Design DE2_115_Project_Top, start of the top module:
module DE2_115_Project_Top (
    input  wire        CLOCK_50,
    input  wire        RST,       
    input  wire [3:0]  KEY,       
    input  wire [17:0] SW,        
    output wire [7:0]  LCD_DATA,
    output wire        LCD_RS,
    output wire        LCD_RW,
    output wire        LCD_EN,
    output wire        LCD_ON,   
    output wire        LCD_BLON
);
export LEC_CHECK = 0
export ABC_AREA = 1
export CAP_MARGIN = 20
export CELL_PAD_IN_SITES_GLOBAL_PLACEMENT = 0
export CORE_ASPECT_RATIO = 0.92
export CORE_MARGIN = 2
export CORE_UTILIZATION = 72
export CTS_CLUSTER_DIAMETER = 367
export CTS_CLUSTER_SIZE = 13
export GPL_ROUTABILITY_DRIVEN = 1
export PLACE_DENSITY_LB_ADDON = 0.06
export SETUP_SLACK_MARGIN = 0.6
export SLEW_MARGIN = 40
create_clock -name core_clock -period 6.99 [get_ports {CLOCK_50}]
run.sh (not shown) runs the stock make flow with config.mk's settings and CLKGATE_MAP_FILE=.
The first run reached the layout checks and failed them: negative setup slack.
==> next run, changes <==
- CELL_PAD_IN_SITES_GLOBAL_PLACEMENT: 0 -> unset
- CORE_ASPECT_RATIO: 0.92 -> unset
- CTS_CLUSTER_DIAMETER: 367 -> 250
- CTS_CLUSTER_SIZE: 13 -> unset
- GPL_ROUTABILITY_DRIVEN: 1 -> 0
- SETUP_SLACK_MARGIN: 0.6 -> unset
- SLEW_MARGIN: 40 -> 20
- clock period: 6.99 -> 6.82 ns (I/O delays scaled with it)
Outcome:
- The new run finished but fails on negative setup slack
- global-route usage is higher by 1.1 points
- final cell count grows by 1.0%
- worst setup slack gets worse by 0.14 ns
- clock skew came out higher by 0.038 ns
- combinational power rises by 3.4%
- count of clock-buffer cells in the layout went up by 6
- maximum frequency grows by 0.44%
- sequential power rose by about 3%
==> next run, changes <==
- ABC_AREA: 1 -> unset
- CORE_UTILIZATION: 72 -> 64
- CTS_CLUSTER_DIAMETER: 250 -> unset
- GPL_ROUTABILITY_DRIVEN: 0 -> unset
- PLACE_DENSITY_LB_ADDON: 0.06 -> unset
- clock period: 6.82 -> 8.25 ns (I/O delays scaled with it)
=>
- The changed run ran to the end with no violations
- worst hold slack gets worse by 0.091 ns
- design area fell by 1.8%
- area after synthesis increases by about 1.3%
- sequential share of layout area came out higher by 0.65 points
==> next run, changes <==
- CORE_UTILIZATION: 64 -> 66
- SETUP_SLACK_MARGIN: unset -> 3.63
- clock period: 8.25 -> 13.6 ns (I/O delays scaled with it)
The new run produced a clean layout; final cell count decreases by 2.2%; clock-buffer cell count increases by 2; fmax decreases by about 14%; synthesized area does not change; cell area decreases by about 3%.
==> next run, changes <==
- ABC_AREA: unset -> 1
- CORE_UTILIZATION: 66 -> 72
- CTS_CLUSTER_DIAMETER: unset -> 245
- SETUP_SLACK_MARGIN: 3.63 -> unset
- clock period: 13.6 -> 6.85 ns (I/O delays scaled with it)
The changed run reached the layout checks and failed them: negative setup slack.
Synthesized cell count rises by 30%.
Sequential share of layout area falls by 1.3 points.
Clock power rises by 100%.
Clock skew rises by 0.016 ns.
Setup slack gets worse by 4.6 ns.

---

DE2_115_Project_Top again, from the RTL that the note above started with.
export LEC_CHECK = 0
export CAP_MARGIN = 20
export CELL_PAD_IN_SITES_GLOBAL_PLACEMENT = 1
export CORE_ASPECT_RATIO = 0.57
export CORE_MARGIN = 2
export CORE_UTILIZATION = 58
export CTS_CLUSTER_DIAMETER = 169
export GPL_ROUTABILITY_DRIVEN = 1
export PLACE_DENSITY_LB_ADDON = 0.18
export SLEW_MARGIN = 0
create_clock -name core_clock -period 5.76 [get_ports {CLOCK_50}]
The first run ran to the end with violations: negative setup slack.
Rerun with:
CELL_PAD_IN_SITES_GLOBAL_PLACEMENT = default   (was 1)
CORE_ASPECT_RATIO = default   (was 0.57)
CORE_UTILIZATION = 70   (was 58)
CTS_CLUSTER_DIAMETER = default   (was 169)
GPL_ROUTABILITY_DRIVEN = default   (was 1)
PLACE_DENSITY_LB_ADDON = default   (was 0.18)
SETUP_SLACK_MARGIN = -0.8   (was default)
SLEW_MARGIN = 20   (was 0)
clock period = 8.44 ns   (was 5.76 ns; I/O delays follow)
The new run finished but failed the layout checks on negative setup slack.
Synthesized area is unchanged.
Critical path depth is lower by 3.
Design area is lower by 12%.
Clock-buffer cell count is higher by 17.
Setup slack gets better by 2000 ps.

---

DE2_115_Project_Top again, from the RTL that the note above started with.
// DE2_115_Project_Top
module DE2_115_Project_Top (
    input  wire        CLOCK_50,
    input  wire        RST,       
    input  wire [3:0]  KEY,       
    input  wire [17:0] SW,        
    output wire [7:0]  LCD_DATA,
    output wire        LCD_RS,
    output wire        LCD_RW,
    output wire        LCD_EN,
    output wire        LCD_ON,   
    output wire        LCD_BLON
);
    assign LCD_ON   = 1'b1;
    assign LCD_BLON = 1'b1;
    wire        cpu_lcd_start;
    wire [2:0]  cpu_lcd_opcode;
    wire [3:0]  cpu_lcd_reg_idx;
    wire [15:0] cpu_lcd_value;
    wire        lcd_is_busy;
    wire system_reset;          
    wire is_splash_screen;  
    wire is_shutdown_screen;  
    wire button_power = !KEY[0];
    wire button_send  = !KEY[1];
    module_mini_cpu cpu (
        .clk(CLOCK_50),
        .rst(RST),
        .button_power(button_power),
        .button_send(button_send),
        .switches(SW),
        .system_reset_out(system_reset),
        .show_splash_req(is_splash_screen),
        .force_blank_req(is_shutdown_screen),
        .lcd_start(cpu_lcd_start),
        .lcd_opcode(cpu_lcd_opcode),
        .lcd_reg_index(cpu_lcd_reg_idx),
        .lcd_value(cpu_lcd_value),
        .lcd_busy(lcd_is_busy)
    );
    lcd_controller display_ctrl (
        .clk(CLOCK_50),
        .rst(system_reset),         
        .start_update(cpu_lcd_start),
        .mode_splash(is_splash_screen),
        .mode_blank(is_shutdown_screen),
        .instruction_opcode(cpu_lcd_opcode),
        .register_index(cpu_lcd_reg_idx),
  ...
==> flow/config.mk <==
export PLATFORM = sky130hd
export DESIGN_NAME = DE2_115_Project_Top
export DESIGN_NICKNAME = DE2_115_Project_Top
export VERILOG_FILES = /design/flow/design.v
export SDC_FILE = /design/flow/constraint.sdc
export NUM_CORES = 4
export LEC_CHECK = 0
export ABC_AREA = 1
export CAP_MARGIN = 20
export CELL_PAD_IN_SITES_DETAIL_PLACEMENT = 2
export CELL_PAD_IN_SITES_GLOBAL_PLACEMENT = 1
export CORE_ASPECT_RATIO = 0.57
export CORE_MARGIN = 2
export CORE_UTILIZATION = 58
export CTS_CLUSTER_DIAMETER = 169
export GPL_ROUTABILITY_DRIVEN = 1
export GPL_TIMING_DRIVEN = 1
export HOLD_SLACK_MARGIN = -0.01
export MIN_ROUTING_LAYER = met2
export PLACE_DENSITY_LB_ADDON = 0.18
export SLEW_MARGIN = 0
export TNS_END_PERCENT = 35
==> flow/constraint.sdc <==
create_clock -name core_clock -period 5.76 [get_ports {CLOCK_50}]
set_input_delay 1.1520 -clock core_clock [delete_from_list [all_inputs] [get_ports {CLOCK_50}]]
set_output_delay 1.1520 -clock core_clock [all_outputs]
set_load 0.01 [all_outputs]
The starting point failed in detailed placement (3_5_place_dp).
==> next run, changes <==
ABC_AREA = unset   (was 1)
CELL_PAD_IN_SITES_DETAIL_PLACEMENT = unset   (was 2)
CELL_PAD_IN_SITES_GLOBAL_PLACEMENT = unset   (was 1)
CORE_ASPECT_RATIO = unset   (was 0.57)
CORE_UTILIZATION = 40   (was 58)
CTS_CLUSTER_DIAMETER = unset   (was 169)
GPL_ROUTABILITY_DRIVEN = unset   (was 1)
GPL_TIMING_DRIVEN = unset   (was 1)
HOLD_SLACK_MARGIN = unset   (was -0.01)
MIN_ROUTING_LAYER = unset   (was met2)
PLACE_DENSITY_LB_ADDON = unset   (was 0.18)
SLEW_MARGIN = 20   (was 0)
TNS_END_PERCENT = unset   (was 35)
clock period = 10.3 ns   (was 5.76 ns; I/O delays follow)
Now the flow passed the timing, DRC and antenna checks; synthesized cell count came out lower by a quarter to a third; area after synthesis came out higher slightly; die area came out higher by well over a third.
==> next run, changes <==
CELL_PAD_IN_SITES_GLOBAL_PLACEMENT = 2   (was unset)
SLEW_MARGIN = 15   (was 20)
clock period = 20.0 ns   (was 10.3 ns; I/O delays follow)
Hold slack hardly moves.
Wire length went up by 8.5%.
Final area went up by 1.2%.
==> next run, changes <==
CELL_PAD_IN_SITES_DETAIL_PLACEMENT = 1   (was unset)
CELL_PAD_IN_SITES_GLOBAL_PLACEMENT = unset   (was 2)
CORE_ASPECT_RATIO = 0.95   (was unset)
CORE_MARGIN = 9   (was 2)
CORE_UTILIZATION = 19   (was 40)
CTS_CLUSTER_DIAMETER = 147   (was unset)
MIN_ROUTING_LAYER = met1   (was unset)
SETUP_SLACK_MARGIN = 4.05   (was unset)
SLEW_MARGIN = 20   (was 15)
TNS_END_PERCENT = 70   (was unset)
Result:
- cell area increases by 2.6%
- cell count increases by 28%
- die size increases by 120%
- clock power decreases by 18%
- wire length decreases by 2.1%
- via count increases by 2.5%
- critical path depth stays the same
- clock skew decreases by 0.034 ns
- setup slack loses 0.32 ns
- global-route usage decreases by 13 points
- sequential power stays flat

---

## the baseline
DE2_115_Project_Top again, from the RTL that the note above started with.
clock: 5.76 ns
lec_check: 0
abc_area: 1
cap_margin: 20
cell_pad_in_sites_detail_placement: 2
cell_pad_in_sites_global_placement: 1
core_aspect_ratio: 0.57
core_margin: 2
core_utilization: 58
cts_cluster_diameter: 169
gpl_routability_driven: 1
gpl_timing_driven: 0
place_density_lb_addon: 0.18
slew_margin: 0
tns_end_percent: 35
The log for the baseline ends in detailed placement with error DPL-0033, so the run never completed.
Input changes introduced in the candidate (baseline for comparison: the baseline):
Settings: clearing CELL_PAD_IN_SITES_DETAIL_PLACEMENT, which used to be 2; swapping 1 for 0 in CELL_PAD_IN_SITES_GLOBAL_PLACEMENT; clearing TNS_END_PERCENT, which used to be 35; swapping 58 for 67 in CORE_UTILIZATION; clearing GPL_TIMING_DRIVEN, which used to be 0; clearing ABC_AREA, which used to be 1; clearing PLACE_DENSITY_LB_ADDON, which used to be 0.18; swapping 5.76 for 2.34 in the clock period (ns, I/O delays scaled along).
Findings:
- Each of the baseline and the candidate falls short of a clean finish.
- What ended the candidate was a tool error in global routing; the run never finished.
- The candidate: share of synthesized area spent on multiplexers 11 points above the baseline
- Sequential cell area fraction in the yosys report in the candidate is 0.54 points lower than in the baseline
- Die: the candidate smaller than the baseline
- Synthesized area: the candidate worse than the baseline
- Row xor and xnor area share after synthesis: the candidate higher / the baseline lower
- Between the baseline and the candidate, the area figure in the yosys stat output is higher for the candidate.
Power and IR drop assume default switching activity.
